==> run A: inputs <==
==> flow/design.v <==
module divider (
    input div_clk, reset,
    input div,
    input div_signed,
    input [31:0] x, y,
    input use_mod,
    output [31:0] div_result,
    output div_ok
);
    wire [31:0] s;
    wire [31:0] r;
    wire complete;
    wire div0_err;
    assign div_result = use_mod ? r : s;
    assign div_ok = complete || !div;
    srt_divider my_srt(
        .srt_clk(div_clk),
        .reset(reset),
        .div(div),
        .div_signed(div_signed),
        .dividend(x), .divisor(y), .Q(s), .rem(r),
        .complete(complete),
        .div_zero_err(div0_err)
    );
endmodule
module srt_divider (
    input srt_clk,
    input div,
    input reset,
    input div_signed,
    input [31:0] dividend,
    input [31:0] divisor,
    output reg complete,
    output reg div_zero_err,
    output reg [31:0] Q,
    output reg [31:0] rem
);
    reg [1:0] status;
    localparam WAITING   = 2'b00;
    localparam NORMALIZE = 2'b01;
    localparam DIVIDING  = 2'b10;
    localparam FINISHED  = 2'b11;
    reg [32:0] S; 
    reg [32:0] D, mD;
    wire [32:0] SpD  = S + D;
    wire [32:0] SpmD = S + mD;
    reg [5:0] counter, rounds, shifter;
    wire Q_is_neg, S_is_neg, D_is_neg, R_is_neg;
    assign Q_is_neg = div_signed & (dividend[31] ^ divisor[31]);
    assign S_is_neg = div_signed & dividend[31];
    assign D_is_neg = div_signed & divisor[31];
    assign R_is_neg = S_is_neg;
    reg q_sign, rem_sign;
    wire [5:0] s_zero, s_one, d_zero;
    wire [5:0] delta_zero = d_zero - s_zero;
    leading0_detector div_s0(
        .data(S[31:0]),
        .zero_count(s_zero)
    );
    leading0_detector norm_d(
        .data({D[31] | D[32], D[30:0]}),
        .zero_count(d_zero)
    );
    wire [31:0] ulp = {31'd0, S[32]};
    reg [31:0] posQ, negQ;  
    always @(posedge srt_clk) begin
        if(reset | complete) begin
            complete <= 1'b0;
            status <= WAITING;
            S  <= 33'd0;
            D  <= 33'd0;
            mD <= 33'd0;
            q_sign  <= 1'b0;
            rem_sign<= 1'b0;
            counter <= 6'd0;
            rounds  <= 6'd0;
            div_zero_err <= 1'b0;
            posQ <= 32'd0;
            negQ <= 32'd0;
        end else if(div) begin
            case(status)
                WAITING: begin 
                    status <= NORMALIZE;
                    S <= S_is_neg ? {1'b0, -dividend} : {1'b0, dividend};
                    D <= D_is_neg ? {1'b0, -divisor } : {1'b0,  divisor};
                    q_sign   <= Q_is_neg;
                    rem_sign <= R_is_neg;
                    complete <= 1'b0;
                    posQ <= 32'd0;
                    negQ <= 32'd0;
                    counter <= 6'd0;
                    rounds  <= 6'd0;
                    div_zero_err <= 1'b0;
                end
                NORMALIZE: begin
                    if(d_zero == 6'd32) begin: divide_zero_error
                        div_zero_err <= 1'b1;
                        complete <= 1'b1;
                        status <= WAITING;
                    end else if (delta_zero[5]) begin
                        complete <= 1'b1;
                        status <= WAITING;
                        rem <= dividend;
                        Q <= 32'd0;
                    end begin
                        S  <=  S   << s_zero;
                        D  <=  D   << d_zero;
                        mD <= (-D) << d_zero;
                        posQ    <= 32'd0;
                        negQ    <= 32'd0;
                        shifter <= s_zero;
                        counter <= 6'd0;
                        rounds  <= delta_zero;
                        status  <= DIVIDING;
                    end
                end
                DIVIDING: begin
                    if(counter == rounds) begin
                        case(S[32:31])
                            2'b11: begin
                                posQ <= {posQ[30:0], 1'b0};
                                negQ <= {negQ[30:0], 1'b0};
                            end
                            2'b00: begin
                                posQ <= {posQ[30:0], 1'b0};
                                negQ <= {negQ[30:0], 1'b0};
                            end
                            2'b01: begin: q_1_last
                                S    <= SpmD;
                                posQ <= {posQ[30:0], 1'b1};
                                negQ <= {negQ[30:0], 1'b0};
                            end
                            2'b10: begin: q_m1_last
                                S    <= SpD;
                                posQ <= {posQ[30:0], 1'b0};
                                negQ <= {negQ[30:0], 1'b1};
                            end
                        endcase
                        status <= FINISHED;
                    end else begin
                        counter <= counter + 6'd1;
                        case(S[32:31])
                            2'b11: begin
                                S    <= {S[31:0],    1'b0};
                                posQ <= {posQ[30:0], 1'b0};
                                negQ <= {negQ[30:0], 1'b0};
                            end
                            2'b00: begin
                                S    <= {S[31:0],    1'b0};
                                posQ <= {posQ[30:0], 1'b0};
                                negQ <= {negQ[30:0], 1'b0};
                            end
                            2'b01: begin: q_1
                                S    <= {SpmD[31:0], 1'b0};
                                posQ <= {posQ[30:0], 1'b1};
                                negQ <= {negQ[30:0], 1'b0};
                            end
                            2'b10: begin: q_m1
                                S    <= {SpD[31:0] , 1'b0};
                                posQ <= {posQ[30:0], 1'b0};
                                negQ <= {negQ[30
                                :0], 1'b1};
                            end
                        endcase
                    end
                end
                FINISHED: begin
                    complete <= 1'b1;
                    rem <= rem_sign ? -((S[32] ? (S+D) : S) >> (rounds + shifter)) : ((S[32] ? (S+D) : S) >> (rounds + shifter));
                    Q <= q_sign ? (negQ - posQ + ulp) : (posQ - negQ - ulp);
                    S <= {1'b0, dividend};
                    D <= {1'b0, divisor };
                    mD <= 33'd0;
                    status <= WAITING;
                end
            endcase
        end
    end
endmodule
module leading0_detector(
    input [31:0] data,
    output reg [5:0] zero_count
);
    wire [31:0] x;
    assign x = data;
    always @* begin
    case(x[31:16])
        16'd0: begin  
            case(x[15:8]) 
                8'd0: begin  
                    case(x[7:4])
                        4'd0: begin  
                            case(x[3:2])
                            2'b00: begin  
                                if(x[1] == 1'b1) zero_count = 6'd30;
                                else if(x[0] == 1'b1) zero_count = 6'd31;
                                else zero_count = 6'd32;
                            end
                            default: begin  
                                if(x[3] == 1'b1) zero_count = 6'd28;
                                else zero_count = 6'd29;
                            end
                            endcase
                        end
                        default: begin  
                            case(x[7:6])
                            2'b00: begin  
                                if(x[5] == 1'b1) zero_count = 6'd26;
                                else zero_count = 6'd27;
                            end
                            default:begin  
                                if(x[7] == 1'b1) zero_count = 6'd24;
                                else zero_count = 6'd25;
                            end
                            endcase
                        end
                    endcase
                end
                default: begin  
                    case(x[15:12])
                        4'd0: begin  
                            case(x[11:10])
                            2'b00: begin  
                                if(x[9] == 1'b1) zero_count = 6'd22;
                                else zero_count = 6'd23;
                            end
                            default:begin  
                                if(x[11] == 1'b1) zero_count = 6'd20;
                                else zero_count = 6'd21;
                            end
                            endcase
                        end
                        default: begin 
                            case(x[15:14])
                            2'b00: begin  
                                if(x[13] == 1'b1) zero_count = 6'd18;
                                else zero_count = 6'd19;
                            end
                            default:begin  
                                if(x[15] == 1'b1) zero_count = 6'd16;
                                else zero_count = 6'd17;
                            end
                            endcase
                        end
                    endcase
                end
            endcase
        end
        default: begin  
            case(x[31:24])
                8'd0: begin  
                    case(x[23:20])
                        4'd0: begin  
                            case(x[19:18])
                            2'b00: begin  
                                if(x[17] == 1'b1) zero_count = 6'd14;
                                else zero_count = 6'd15;
                            end
                            default: begin  
                                if(x[19] == 1'b1) zero_count = 6'd12;
                                else zero_count = 6'd13;
                            end
                            endcase
                        end
                        default: begin 
                            case(x[23:22])
                            2'b00: begin  
                                if(x[21] == 1'b1) zero_count = 6'd10;
                                else zero_count = 6'd11;
                            end
                            default:begin  
                                if(x[23] == 1'b1) zero_count = 6'd8;
                                else zero_count = 6'd9;
                            end
                            endcase
                        end
                    endcase
                end
                default: begin  
                    case(x[31:28])
                        4'd0: begin 
                            case(x[27:26])
                            2'b00: begin  
                                if(x[25] == 1'b1) zero_count = 6'd6;
                                else zero_count = 6'd7;
                            end
                            default:begin  
                                if(x[27] == 1'b1) zero_count = 6'd4;
                                else zero_count = 6'd5;
                            end
                            endcase
                        end
                        default: begin 
                            case(x[31:30])
                            2'b00: begin  
                                if(x[29] == 1'b1) zero_count = 6'd2;
                                else zero_count = 6'd3;
                            end
                            default:begin  
                                if(x[31] == 1'b1) zero_count = 6'd0;
                                else zero_count = 6'd1;
                            end
                            endcase
                        end
                    endcase
                end
            endcase
        end
    endcase
    end
endmodule
==> flow/run.sh <==
#!/bin/bash
# the make line also repeats each setting of config.mk as NAME=value (left out here)
make -C /OpenROAD-flow-scripts/flow DESIGN_CONFIG=/design/flow/config.mk WORK_HOME=/design/flow/orfs CLKGATE_MAP_FILE= finish
==> flow/config.mk <==
export PLATFORM = sky130hd
export DESIGN_NAME = divider
export DESIGN_NICKNAME = divider
export VERILOG_FILES = /design/flow/design.v
export SDC_FILE = /design/flow/constraint.sdc
export NUM_CORES = 4
export LEC_CHECK = 0
export CAP_MARGIN = 20
export CELL_PAD_IN_SITES_DETAIL_PLACEMENT = 0
export CORE_MARGIN = 2
export CORE_UTILIZATION = 55
export GPL_ROUTABILITY_DRIVEN = 1
export GPL_TIMING_DRIVEN = 1
export HOLD_SLACK_MARGIN = 0.29
export SLEW_MARGIN = 20
==> flow/constraint.sdc <==
create_clock -name core_clock -period 2.97 [get_ports {div_clk}]
set_input_delay 0.5940 -clock core_clock [delete_from_list [all_inputs] [get_ports {div_clk}]]
set_output_delay 0.5940 -clock core_clock [all_outputs]
set_load 0.01 [all_outputs]
==> run M: changes against run A <==
==> flow/config.mk (replaced) <==
export PLATFORM = sky130hd
export DESIGN_NAME = divider
export DESIGN_NICKNAME = divider
export VERILOG_FILES = /design/flow/design.v
export SDC_FILE = /design/flow/constraint.sdc
export NUM_CORES = 4
export LEC_CHECK = 0
export CAP_MARGIN = 20
export CORE_MARGIN = 2
export CORE_UTILIZATION = 65
export MAX_ROUTING_LAYER = met4
export SLEW_MARGIN = 20
==> flow/constraint.sdc (replaced) <==
create_clock -name core_clock -period 5.39 [get_ports {div_clk}]
set_input_delay 1.0780 -clock core_clock [delete_from_list [all_inputs] [get_ports {div_clk}]]
set_output_delay 1.0780 -clock core_clock [all_outputs]
set_load 0.01 [all_outputs]
==> run H: changes against run A <==
==> flow/config.mk (replaced) <==
export PLATFORM = sky130hd
export DESIGN_NAME = divider
export DESIGN_NICKNAME = divider
export VERILOG_FILES = /design/flow/design.v
export SDC_FILE = /design/flow/constraint.sdc
export NUM_CORES = 4
export LEC_CHECK = 0
export CAP_MARGIN = 20
export CORE_MARGIN = 2
export CORE_UTILIZATION = 40
export SETUP_SLACK_MARGIN = 0.14
export SLEW_MARGIN = 20
==> flow/constraint.sdc (replaced) <==
create_clock -name core_clock -period 6.73 [get_ports {div_clk}]
set_input_delay 1.3460 -clock core_clock [delete_from_list [all_inputs] [get_ports {div_clk}]]
set_output_delay 1.3460 -clock core_clock [all_outputs]
set_load 0.01 [all_outputs]
==> comparison <==
The lowest die area belongs to run M, the highest to run H. In synthesized area, run A and run M do not differ. Of run H and run M, run M has the higher clock skew (gap 20 ps). Run H went through all stages and came out clean. Run M completed and failed the layout checks on negative setup slack. Run A ended with an error in 5_1_grt (GRT-0232). Between run M and run H, the lower maximum frequency is in run H (gap about 15%, measured against run H). Of run M and run H, run H has the higher setup slack (gap 560 ps).
==> figures <==
	run H	run A	run M
Setup WS pre-CTS	860 ps	-1890 ps	74.6 ps
Wire length on met3	13,700 um	-	22,300 um
Result of the run	complete, no violations	stopped before the end	complete, but fails checks
Last stage reached	-	5_1_grt	-
Layout check failures	-	-	negative setup slack
Filler Cell Count	7,588	-	3,618
Maximum single-stage delay on the critical path	910 ps	-	530 ps
Final Instance Area	33,600 um2	-	34,100 um2
Cell Count, Final, Fillers Out	5,078	-	4,831
Routed WL per cell	26.7 um	-	28.6 um
Placement-stage cell area	32,400 um2	41,600 um2	32,800 um2
Final setup violating endpoints	0	-	1
Multi-input combinational cell count	3,380	-	3,380
Number of vias per cell	6.57	-	7.63
